## top_level
module top_level
#(parameter WIDTH = 8)
(
	input clk, rst, init, finish, ack,
	input [WIDTH-1:0]
		ori_0,
		ori_1,
		ori_2,
		ori_3,
		ori_4,
		ori_5,
		ori_6,
		ori_7,
		ori_8,
		ori_9,
		ori_10,
		ori_11,
		ori_12,
		ori_13,
		ori_14,
		ori_15,
		ori_16,
		ori_17,
		ori_18,
		ori_19,
		ori_20,
		ori_21,
		ori_22,
		ori_23,
		ori_24,
		ori_25,
		ori_26,
		ori_27,
		ori_28,
		ori_29,
		ori_30,
		ori_31,
		can_0,
		can_1,
		can_2,
		can_3,
		can_4,
		can_5,
		can_6,
		can_7,
		can_8,
		can_9,
		can_10,
		can_11,
		can_12,
		can_13,
		can_14,
		can_15,
		can_16,
		can_17,
		can_18,
		can_19,
		can_20,
		can_21,
		can_22,
		can_23,
		can_24,
		can_25,
		can_26,
		can_27,
		can_28,
		can_29,
		can_30,
		can_31,
	output done,
	output [WIDTH+4:0] out_sad
	);
For scale: ~6100 cells after synthesis, ~610 flip-flops, about 530 I/O pins, roughly 51000 µm² of cells after synthesis.
Settings: LEC_CHECK=0, CAP_MARGIN=15, CELL_PAD_IN_SITES_DETAIL_PLACEMENT=2, CORE_ASPECT_RATIO=1.48, CORE_MARGIN=2, CORE_UTILIZATION=33, HOLD_SLACK_MARGIN=0.08, MAX_ROUTING_LAYER=met5, PLACE_DENSITY_LB_ADDON=0.13, SLEW_MARGIN=20, TNS_END_PERCENT=100; clock period 5.01 ns.
run.sh (not shown) runs the stock make flow with config.mk's settings and CLKGATE_MAP_FILE=.
The baseline completed and failed the layout checks on negative setup slack.
Edit:
==> flow/config.mk (replaced) <==
export PLATFORM = sky130hd
export DESIGN_NAME = top_level
export DESIGN_NICKNAME = top_level
export VERILOG_FILES = /design/flow/design.v
export SDC_FILE = /design/flow/constraint.sdc
export NUM_CORES = 4
export LEC_CHECK = 0
export CAP_MARGIN = 20
export CORE_MARGIN = 2
export CORE_UTILIZATION = 62
export SLEW_MARGIN = 20
==> flow/constraint.sdc (replaced) <==
create_clock -name core_clock -period 3.02 [get_ports {clk}]
set_input_delay 0.6040 -clock core_clock [delete_from_list [all_inputs] [get_ports {clk}]]
set_output_delay 0.6040 -clock core_clock [all_outputs]
set_load 0.01 [all_outputs]
After rerunning:
- The changed run aborted during global routing with GRT-0232
- die size decreases by 46%
- synthesized area does not change
- synthesized cell count is unchanged

---

Setup of v38:
top_level again, from the RTL that the note above started with.
clock: 2.69 ns
lec_check: 0
abc_area: 1
cap_margin: 20
core_aspect_ratio: 0.5
core_margin: 2
core_utilization: 72
cts_cluster_diameter: 373
cts_cluster_size: 93
place_density: 0.36
slew_margin: 20
tns_end_percent: 5
v38: it failed with a tool error in global routing, so there are no final results.
[inputs] v42 vs v38
# v38
export LEC_CHECK = 0
export ABC_AREA = 1
export CAP_MARGIN = 20
export CORE_ASPECT_RATIO = 0.5
export CORE_MARGIN = 2
export CORE_UTILIZATION = 72
export CTS_CLUSTER_DIAMETER = 373
export CTS_CLUSTER_SIZE = 93
export PLACE_DENSITY = 0.36
export SLEW_MARGIN = 20
export TNS_END_PERCENT = 5
create_clock -name core_clock -period 2.69 [get_ports {clk}]
# v42
export LEC_CHECK = 0
export CAP_MARGIN = 20
export CORE_MARGIN = 2
export CORE_UTILIZATION = 40
export SLEW_MARGIN = 20
create_clock -name core_clock -period 5.8 [get_ports {clk}]
--- outcome ---
- v42: full flow OK, the timing, DRC and antenna checks passed
- Re overall die area: v38 and v42 aren't equal, and the higher value belongs to v42.
- Number of buffers inserted for hold repair after clock tree synthesis (v42 over v38): decrease, 1
- [v42] post-synthesis sequential area ratio rose 1.8 points relative to v38
- The H-tree depth of v42 is higher than that of v38.
- v42 vs v38, netlist area before placement went down by about 7%.
- The overall die height in v42 sits 81% above the value recorded for v38.
- Floorplan net count: v42 < v38
What v34 does differently from v42 at the input level:
# v42
export LEC_CHECK = 0
export CAP_MARGIN = 20
export CORE_MARGIN = 2
export CORE_UTILIZATION = 40
export SLEW_MARGIN = 20
create_clock -name core_clock -period 5.8 [get_ports {clk}]
# v34
export LEC_CHECK = 0
export CAP_MARGIN = 20
export CORE_ASPECT_RATIO = 1.25
export CORE_MARGIN = 7
export CORE_UTILIZATION = 40
export SETUP_SLACK_MARGIN = 0.12
export SLEW_MARGIN = 20
create_clock -name core_clock -period 5.8 [get_ports {clk}]
### Flow results
The cell area after layout of v34 and that of v42 are within noise of each other. v42 fits on a die that is smaller than the die of v34. The flow did not stop early for v34: all stages ran, and the layout cleared the timing, DRC and antenna checks. Higher global-route track usage on met1 among v34 and v42: v42. Compared v34 against v42; area fraction in full adders, half adders and majority gates within noise. Measured against each other, v34 and v42 differ in detailed-routing iteration count for the pre-antenna-repair pass, the lower figure coming from v42. Compared with v42, placement density in the core of v34 is higher.
Relative to v34, the following input files were edited for v12:
# v34
export LEC_CHECK = 0
export CAP_MARGIN = 20
export CORE_ASPECT_RATIO = 1.25
export CORE_MARGIN = 7
export CORE_UTILIZATION = 40
export SETUP_SLACK_MARGIN = 0.12
export SLEW_MARGIN = 20
create_clock -name core_clock -period 5.8 [get_ports {clk}]
# v12
export LEC_CHECK = 0
export CAP_MARGIN = 20
export CORE_MARGIN = 2
export CORE_UTILIZATION = 58
export SETUP_SLACK_MARGIN = 1.18
export SLEW_MARGIN = 20
create_clock -name core_clock -period 4.34 [get_ports {clk}]
Notes after the runs:
- The flow completed for v12, but it is not clean: the layout still shows negative setup slack.
- Per the comparison of v12 with v34, highest clock rate higher, final period utilization now larger, final-layout clock-cell area share now sits lower, minimum clock period dropped 120 ps.
Relative to v12, the following input files were edited for v9:
# v12
export LEC_CHECK = 0
export CAP_MARGIN = 20
export CORE_MARGIN = 2
export CORE_UTILIZATION = 58
export SETUP_SLACK_MARGIN = 1.18
export SLEW_MARGIN = 20
create_clock -name core_clock -period 4.34 [get_ports {clk}]
# v9
export LEC_CHECK = 0
export CAP_MARGIN = 20
export CORE_MARGIN = 2
export CORE_UTILIZATION = 72
export CTS_CLUSTER_DIAMETER = 373
export CTS_CLUSTER_SIZE = 93
export SLEW_MARGIN = 20
create_clock -name core_clock -period 3.43 [get_ports {clk}]
==> comparison <==
The log for v9 ends in detailed placement with error DPL-0033, so the run never completed. Reported for v9 and v12, top-level I/O count turned out identical to the last digit. v9 vs v12: count of standard-cell rows down by more than 10%. Against v12, horizontal die dimension in v9 fell by more than 10%. v12 → v9: die outline height dropped about 10%; effective utilization at floorplan climbed 14 points. Placer's final routability congestion estimate (v9 / v12): 1.08. Summary: with v12 as the reference, die size in v9 moved down by more than 10%.
